==> 01-07 <==
==> flow/design.v <==
`timescale 1ns / 100ps
module Cordic(clk,rst,phase_step,xin,yin,xout,yout);
parameter IN_WIDTH	= 16; 
parameter EXTRA_BITS	= 6; 
localparam WI			= IN_WIDTH;
localparam WXY			= IN_WIDTH+EXTRA_BITS; 
localparam STG			= WXY; 
input clk;
input rst; 
input signed  [31:0]    phase_step; 
input signed  [WI-1:0]  xin,yin;
output signed [WXY-1:0] xout,yout;
wire signed [31:0] atan_table [0:31];
                 assign atan_table[00] = 32'b0010_0000_0000_0000_0000_0000_0000_0000;
						assign atan_table[01] = 32'b0001_0010_1110_0100_0000_0101_0001_1110;
						assign atan_table[02] = 32'b0000_1001_1111_1011_0011_1000_0101_1011;
						assign atan_table[03] = 32'b0000_0101_0001_0001_0001_0001_1101_0100;
						assign atan_table[04] = 32'b0000_0010_1000_1011_0000_1101_0100_0011;
						assign atan_table[05] = 32'b0000_0001_0100_0101_1101_0111_1110_0001;
						assign atan_table[06] = 32'b0000_0000_1010_0010_1111_0110_0001_1110;
						assign atan_table[07] = 32'b0000_0000_0101_0001_0111_1100_0101_0101;
						assign atan_table[08] = 32'b0000_0000_0010_1000_1011_1110_0101_0011;
						assign atan_table[09] = 32'b0000_0000_0001_0100_0101_1111_0010_1111;
						assign atan_table[10] = 32'b0000_0000_0000_1010_0010_1111_1001_1000;
						assign atan_table[11] = 32'b0000_0000_0000_0101_0001_0111_1100_1100;
						assign atan_table[12] = 32'b0000_0000_0000_0010_1000_1011_1110_0110;
						assign atan_table[13] = 32'b0000_0000_0000_0001_0100_0101_1111_0011;
						assign atan_table[14] = 32'b0000_0000_0000_0000_1010_0010_1111_1010;
						assign atan_table[15] = 32'b0000_0000_0000_0000_0101_0001_0111_1101;
						assign atan_table[16] = 32'b0000_0000_0000_0000_0010_1000_1011_1110;
						assign atan_table[17] = 32'b0000_0000_0000_0000_0001_0100_0101_1111;
						assign atan_table[18] = 32'b0000_0000_0000_0000_0000_1010_0011_0000;
						assign atan_table[19] = 32'b0000_0000_0000_0000_0000_0101_0001_1000;
						assign atan_table[20] = 32'b0000_0000_0000_0000_0000_0010_1000_1100;
						assign atan_table[21] = 32'b0000_0000_0000_0000_0000_0001_0100_0110;
						assign atan_table[22] = 32'b0000_0000_0000_0000_0000_0000_1010_0011;
						assign atan_table[23] = 32'b0000_0000_0000_0000_0000_0000_0101_0001;
						assign atan_table[24] = 32'b0000_0000_0000_0000_0000_0000_0010_1001;
						assign atan_table[25] = 32'b0000_0000_0000_0000_0000_0000_0001_0100;
						assign atan_table[26] = 32'b0000_0000_0000_0000_0000_0000_0000_1010;
						assign atan_table[27] = 32'b0000_0000_0000_0000_0000_0000_0000_0101;
						assign atan_table[28] = 32'b0000_0000_0000_0000_0000_0000_0000_0011;
						assign atan_table[29] = 32'b0000_0000_0000_0000_0000_0000_0000_0010;
						assign atan_table[30] = 32'b0000_0000_0000_0000_0000_0000_0000_0001;
						assign atan_table[31] = 32'b0000_0000_0000_0000_0000_0000_0000_0000;
reg signed [WXY-1:0] X [0:STG-1];
reg signed [WXY-1:0] Y [0:STG-1];
reg signed [31:0]    Z [0:STG-1]; 
reg [31:0] phase_acc;
wire [1:0]  quadrant = phase_acc [31:30]; 
wire signed [WI-1:0] nxin,nyin;
assign nxin = -xin;
assign nyin = -yin;
always @(posedge clk)
	begin
		case(quadrant)
			2'b00,2'b11: 
				begin  
					X[0] <= {xin[WI-1],xin}<<{EXTRA_BITS-1};
					Y[0] <= {yin[WI-1],yin}<<{EXTRA_BITS-1};
					Z[0] <= phase_acc ;
				end
			2'b01:
				begin
					X[0] <= {nyin[WI-1],nyin}<<{EXTRA_BITS-1};
					Y[0] <= {xin[WI-1],xin}<<{EXTRA_BITS-1};
					Z[0] <= {2'b00,phase_acc[29:0]}; 
				end
			2'b10:
				begin
					X[0] <= {yin[WI-1],yin}<<{EXTRA_BITS-1};
					Y[0] <= {nxin[WI-1],nxin}<<{EXTRA_BITS-1};
					Z[0] <= {2'b11,phase_acc[29:0]};
				end
			default:;
		endcase
		if(rst) phase_acc<=32'd0; else phase_acc<=phase_acc+phase_step;
	end
genvar i;
generate
	for(i=0;i<(STG-1);i=i+1)
	begin:ITERATION
	wire z_sign;
	wire signed [WXY-1:0] x_shr,y_shr;
	assign x_shr=X[i]>>>i;
	assign y_shr=Y[i]>>>i;
	assign z_sign=Z[i][31];
	always @ (posedge clk)
			begin
				X[i+1] <= z_sign?(X[i]+y_shr):(X[i]-y_shr);
				Y[i+1] <= z_sign?(Y[i]-x_shr):(Y[i]+x_shr);
				Z[i+1] <= z_sign?(Z[i]+atan_table[i]):(Z[i]-atan_table[i]);
				end
	end
endgenerate
assign xout	=	X[STG-1];
assign yout	=	Y[STG-1];
endmodule
==> flow/run.sh <==
#!/bin/bash
# the make line also repeats each setting of config.mk as NAME=value (left out here)
make -C /OpenROAD-flow-scripts/flow DESIGN_CONFIG=/design/flow/config.mk WORK_HOME=/design/flow/orfs CLKGATE_MAP_FILE= finish
==> flow/config.mk <==
export PLATFORM = sky130hd
export DESIGN_NAME = Cordic
export DESIGN_NICKNAME = Cordic
export VERILOG_FILES = /design/flow/design.v
export SDC_FILE = /design/flow/constraint.sdc
export NUM_CORES = 4
export LEC_CHECK = 0
export CAP_MARGIN = 5
export CORE_MARGIN = 2
export CORE_UTILIZATION = 72
export CTS_CLUSTER_DIAMETER = 359
export HOLD_SLACK_MARGIN = -0.08
export PLACE_DENSITY = 0.66
export SETUP_SLACK_MARGIN = -0.28
export SLEW_MARGIN = 20
==> flow/constraint.sdc <==
create_clock -name core_clock -period 3.26 [get_ports {clk}]
set_input_delay 0.6520 -clock core_clock [delete_from_list [all_inputs] [get_ports {clk}]]
set_output_delay 0.6520 -clock core_clock [all_outputs]
set_load 0.01 [all_outputs]
==> inputs of 03-23, as changes to 01-07 <==
CAP_MARGIN = 10   (was 5)
CTS_CLUSTER_DIAMETER = unset   (was 359)
HOLD_SLACK_MARGIN = unset   (was -0.08)
PLACE_DENSITY = unset   (was 0.66)
SETUP_SLACK_MARGIN = 0.44   (was -0.28)
==> flow/constraint.sdc (replaced) <==
create_clock -name core_clock -period 3.56 [get_ports {clk}]
set_input_delay 0.7120 -clock core_clock [delete_from_list [all_inputs] [get_ports {clk}]]
set_output_delay 0.7120 -clock core_clock [all_outputs]
set_load 0.01 [all_outputs]
==> results.txt <==
flow finished, numbers: status=finished with violations, Final WS setup=-530 ps, DR WL/cell=21.0 um, Reg2Reg Launch Point=Y[6][6], dpl cell area=~130000 um^2, Failed Checks=setup timing, Tool Warnings=131, Final setup viols=about 310, CP Launch Type=flop, pre-CTS WS=-561 ps
-- figures above: 01-07

==> results.txt <==
run metrics: dpl cell area=118000 um^2, Fail Step=global routing (5_1_grt), Basic Gates by Area=about an eighth, Die Y=slightly below 400 um, Err=[ERROR GRT-0232] Routing congestion too high. Check the congestion heatmap in the GUI., average instance area after synthesis=about 8.8 um^2, pre-CTS WS=-293 ps, status=aborted with a tool error, post-CTS setup buffers=roughly 290, Mapped Cells=~13k
-- figures above: 03-23


---

==> inputs of juniper <==
Starts from the design.v that is shown in full above.
Settings: LEC_CHECK=0, CAP_MARGIN=20, CORE_MARGIN=2, CORE_UTILIZATION=70, SLEW_MARGIN=20; clock period 3.21 ns.
run.sh (not shown) runs the stock make flow with config.mk's settings and CLKGATE_MAP_FILE=.
==> inputs of xenon, as changes to juniper <==
- CAP_MARGIN: 20 -> 10
- CORE_UTILIZATION: 70 -> 72
- SETUP_SLACK_MARGIN: not set -> -0.33
==> flow/constraint.sdc (replaced) <==
create_clock -name core_clock -period 3.52 [get_ports {clk}]
set_input_delay 0.7040 -clock core_clock [delete_from_list [all_inputs] [get_ports {clk}]]
set_output_delay 0.7040 -clock core_clock [all_outputs]
set_load 0.01 [all_outputs]
==> inputs of lagoon, as changes to juniper <==
- ABC_AREA: not set -> 0
- CORE_ASPECT_RATIO: not set -> 0.89
- CORE_MARGIN: 2 -> 3
- CORE_UTILIZATION: 70 -> 30
- GPL_TIMING_DRIVEN: not set -> 0
- MAX_ROUTING_LAYER: not set -> met4
==> flow/constraint.sdc (replaced) <==
create_clock -name core_clock -period 5.0 [get_ports {clk}]
set_input_delay 1.0000 -clock core_clock [delete_from_list [all_inputs] [get_ports {clk}]]
set_output_delay 1.0000 -clock core_clock [all_outputs]
set_load 0.01 [all_outputs]
==> results <==
Run status: lagoon no timing/DRC/antenna violations; xenon finished with violations; juniper stopped before the end
Last stage reached: lagoon -; xenon -; juniper global routing (5_1_grt)
Violated checks: lagoon -; xenon negative setup slack; juniper -
Routed met3 length: lagoon 9.838 mm; xenon 15.97 mm; juniper -
Final min period: lagoon 4.745 ns; xenon 3.766 ns; juniper -
Slowest library cell on the worst path: lagoon sky130_fd_sc_hd__dfxtp_2; xenon sky130_fd_sc_hd__fa_1; juniper -
Maximum fanout count along the critical path: lagoon 20; xenon 3; juniper -
Total negative slack: lagoon 0 ns; xenon -9.228 ns; juniper -
Average wire length per cell after detail routing: lagoon 13.87 um; xenon 18.99 um; juniper -
Number of I/O port buffers: lagoon 106; xenon 109; juniper 109
Critical path arrival: lagoon 5.49 ns; xenon 4.49 ns; juniper -
Gp weighted congestion: lagoon 0.8841; xenon 0.9769; juniper 0.9760
Diodes inserted: lagoon 4; xenon 3; juniper -
Share of the core filled with cells in the final layout: lagoon 33.86%; xenon 82.72%; juniper -
R2R Path End: lagoon X[3][20]$_DFF_P_; xenon X[12][20]$_DFF_P_; juniper -
Reg-to-reg startpoint: lagoon Z[2][31]$_DFF_P_; xenon Y[11][11]$_DFF_P_; juniper -
Routed met1 length: lagoon 121.0 mm; xenon 119.6 mm; juniper -
Layout Cells excl Fill: lagoon 17.87k; xenon 15.63k; juniper -
Total number of sequential cells: lagoon 1598; xenon 1598; juniper -
Hold Vio Cnt, Final: lagoon 0; xenon 0; juniper -
Total number of nets in the final design: lagoon 14.60k; xenon 15.18k; juniper -

---

==> willow: inputs <==
RTL: the design.v shown in full above, as it stands there.
Settings: LEC_CHECK=0, CAP_MARGIN=20, CORE_MARGIN=2, CORE_UTILIZATION=71, CTS_CLUSTER_DIAMETER=188, PLACE_DENSITY_LB_ADDON=0.27, SLEW_MARGIN=20; clock period 4.1 ns.
==> zinc (differences from willow) <==
==> flow/config.mk (replaced) <==
export PLATFORM = sky130hd
export DESIGN_NAME = Cordic
export DESIGN_NICKNAME = Cordic
export VERILOG_FILES = /design/flow/design.v
export SDC_FILE = /design/flow/constraint.sdc
export NUM_CORES = 4
export LEC_CHECK = 0
export CAP_MARGIN = 0
export CORE_MARGIN = 2
export CORE_UTILIZATION = 70
export CTS_CLUSTER_DIAMETER = 42
export SETUP_SLACK_MARGIN = 0.35
export SLEW_MARGIN = 5
==> flow/constraint.sdc (replaced) <==
create_clock -name core_clock -period 3.66 [get_ports {clk}]
set_input_delay 0.7320 -clock core_clock [delete_from_list [all_inputs] [get_ports {clk}]]
set_output_delay 0.7320 -clock core_clock [all_outputs]
set_load 0.01 [all_outputs]
==> pepper (differences from willow) <==
==> flow/config.mk (replaced) <==
export PLATFORM = sky130hd
export DESIGN_NAME = Cordic
export DESIGN_NICKNAME = Cordic
export VERILOG_FILES = /design/flow/design.v
export SDC_FILE = /design/flow/constraint.sdc
export NUM_CORES = 4
export LEC_CHECK = 0
export CAP_MARGIN = 10
export CORE_MARGIN = 2
export CORE_UTILIZATION = 72
export MAX_ROUTING_LAYER = met4
export SETUP_SLACK_MARGIN = -0.33
export SLEW_MARGIN = 20
==> flow/constraint.sdc (replaced) <==
create_clock -name core_clock -period 3.36 [get_ports {clk}]
set_input_delay 0.6720 -clock core_clock [delete_from_list [all_inputs] [get_ports {clk}]]
set_output_delay 0.6720 -clock core_clock [all_outputs]
set_load 0.01 [all_outputs]
==> comparison table <==
Number of antenna violations at the first check in global routing: zinc 11; pepper 7; willow 6
Non-clock buffering overhead in the final layout: zinc 5.40%; pepper 8.00%; willow 2.16%
Non-clk bufs: zinc 851; pepper 1323; willow 301
Number of buffers created by CTS: zinc 214; pepper 169; willow 172
Number of cells traversed by the worst register-to-register path: zinc 12; pepper 17; willow 13
Routed wire length on met2: zinc 166000 um; pepper 154000 um; willow 138000 um
Number of tap cells inserted: zinc 2058; pepper 2030; willow 2044
Drt pass-1 iters: zinc 10; pepper 8; willow 9
Grt met1 use: zinc 39.3%; pepper 44.0%; willow 40.9%
Total Nets Final: zinc 15189; pepper 15616; willow 14597
Number of placement rows: zinc 145; pepper 143; willow 144
Measured slew at the worst slew-check pin: zinc 1590 ps; pepper 857 ps; willow 783 ps
Endpoint of the worst-slack reg-to-reg timing path: zinc X[21][17]; pepper X[4][20]; willow Z[4][31]
Reg-to-reg critical path startpoint: zinc Y[20][20]; pepper Y[3][4]; willow Z[3][31]
CP max FO: zinc 3; pepper 2; willow 18
Number of DRC markers after the initial detailed-route iteration: zinc 9836; pepper 7947; willow 7079
Final std cells w/o fill: zinc 15720; pepper 16078; willow 15063
Clock-pin transition on the worst setup and hold timing paths: zinc 70 ps; pepper 60 ps; willow 70 ps
Status: zinc finished with violations; pepper finished with violations; willow no timing/DRC/antenna violations
Reasons for failing layout checks: zinc max-capacitance violations, max-slew violations, negative setup slack; pepper negative setup slack; willow -
Total number of vias: zinc 103339; pepper 100830; willow 93472
Number of global-route vias before repair: zinc 98315; pepper 100385; willow 91975
Post-layout min period: zinc 4350 ps; pepper 3770 ps; willow 4010 ps

---

==> inputs of 05-11 <==
Starts from the design.v that is shown in full above.
Settings: LEC_CHECK=0, ABC_AREA=0, CAP_MARGIN=20, CORE_ASPECT_RATIO=0.89, CORE_MARGIN=7, CORE_UTILIZATION=30, GPL_TIMING_DRIVEN=1, HOLD_SLACK_MARGIN=0.11, MAX_ROUTING_LAYER=met4, MIN_ROUTING_LAYER=met2, PLACE_DENSITY=0.38, SLEW_MARGIN=15; clock period 5.0 ns.
==> 05-21: changes against 05-11 <==
- ABC_AREA: 0 -> unset
- CAP_MARGIN: 20 -> 0
- CORE_ASPECT_RATIO: 0.89 -> unset
- CORE_MARGIN: 7 -> 2
- CORE_UTILIZATION: 30 -> 70
- CTS_CLUSTER_DIAMETER: unset -> 42
- GPL_TIMING_DRIVEN: 1 -> unset
- HOLD_SLACK_MARGIN: 0.11 -> unset
- MAX_ROUTING_LAYER: met4 -> unset
- MIN_ROUTING_LAYER: met2 -> unset
- PLACE_DENSITY: 0.38 -> unset
- SETUP_SLACK_MARGIN: unset -> 1.07
- SLEW_MARGIN: 15 -> 20
==> flow/constraint.sdc (replaced) <==
create_clock -name core_clock -period 3.75 [get_ports {clk}]
set_input_delay 0.7500 -clock core_clock [delete_from_list [all_inputs] [get_ports {clk}]]
set_output_delay 0.7500 -clock core_clock [all_outputs]
set_load 0.01 [all_outputs]
==> 06-25: changes against 05-11 <==
- ABC_AREA: 0 -> 1
- CORE_ASPECT_RATIO: 0.89 -> unset
- CORE_MARGIN: 7 -> 2
- CORE_UTILIZATION: 30 -> 69
- CTS_CLUSTER_DIAMETER: unset -> 311
- CTS_CLUSTER_SIZE: unset -> 99
- GPL_TIMING_DRIVEN: 1 -> unset
- HOLD_SLACK_MARGIN: 0.11 -> unset
- MAX_ROUTING_LAYER: met4 -> unset
- MIN_ROUTING_LAYER: met2 -> unset
- PLACE_DENSITY: 0.38 -> unset
- SETUP_SLACK_MARGIN: unset -> -0.05
- SLEW_MARGIN: 15 -> 20
==> flow/constraint.sdc (replaced) <==
create_clock -name core_clock -period 1.59 [get_ports {clk}]
set_input_delay 0.3180 -clock core_clock [delete_from_list [all_inputs] [get_ports {clk}]]
set_output_delay 0.3180 -clock core_clock [all_outputs]
set_load 0.01 [all_outputs]
==> comparison table <==
item                                                                                                   05-11                            05-21                      06-25
Outcome                                                                     no timing/DRC/antenna violations       complete, but fails checks  aborted with a tool error
Failing step                                                                                               -                                -                    5_1_grt
Reasons for failing layout checks                                                                          -             negative setup slack                          -
Drt via density                                                                                         7.08                             6.43                          -
Largest contributor to cell area by class                                    multi-input combinational cells  multi-input combinational cells                          -
Last weighted congestion value of the routability-driven placer                                        0.936                            0.963                       1.08
Dominant cell by count in the synthesized netlist                                                    dfxtp_1                          dfxtp_1                    nand2_1
Max Slew Vio Count                                                                                         0                                0                          -
Inverters                                                                                                647                              647                          -
Post-synthesis area per instance                                                                   8.76 um^2                        8.76 um^2                  6.45 um^2
P&R area growth vs syn                                                                                 13.1%                            20.0%                          -
Chip area                                                                                        384000 um^2                      161000 um^2                200000 um^2
First DRT Iteration DRCs                                                                               15100                             8480                          -
Worst max-slew margin expressed relative to the limit                                                  29.2%                            44.4%                          -
Data required time of the worst path                                                                 5.83 ns                          4.48 ns                          -
Share of synthesized cell area in full adder, half adder and majority cells                            19.2%                            19.2%                      15.6%
Cts bufs inserted                                                                                        203                              213                         20
Number of max-cap violations                                                                               0                                0                          -
Non-clock buffer area fraction after layout                                                            1.49%                            4.59%                          -
Startpoint class of the critical path                                                                   flop                             flop                          -
Highest clock rate                                                                                   220 MHz                          266 MHz                          -
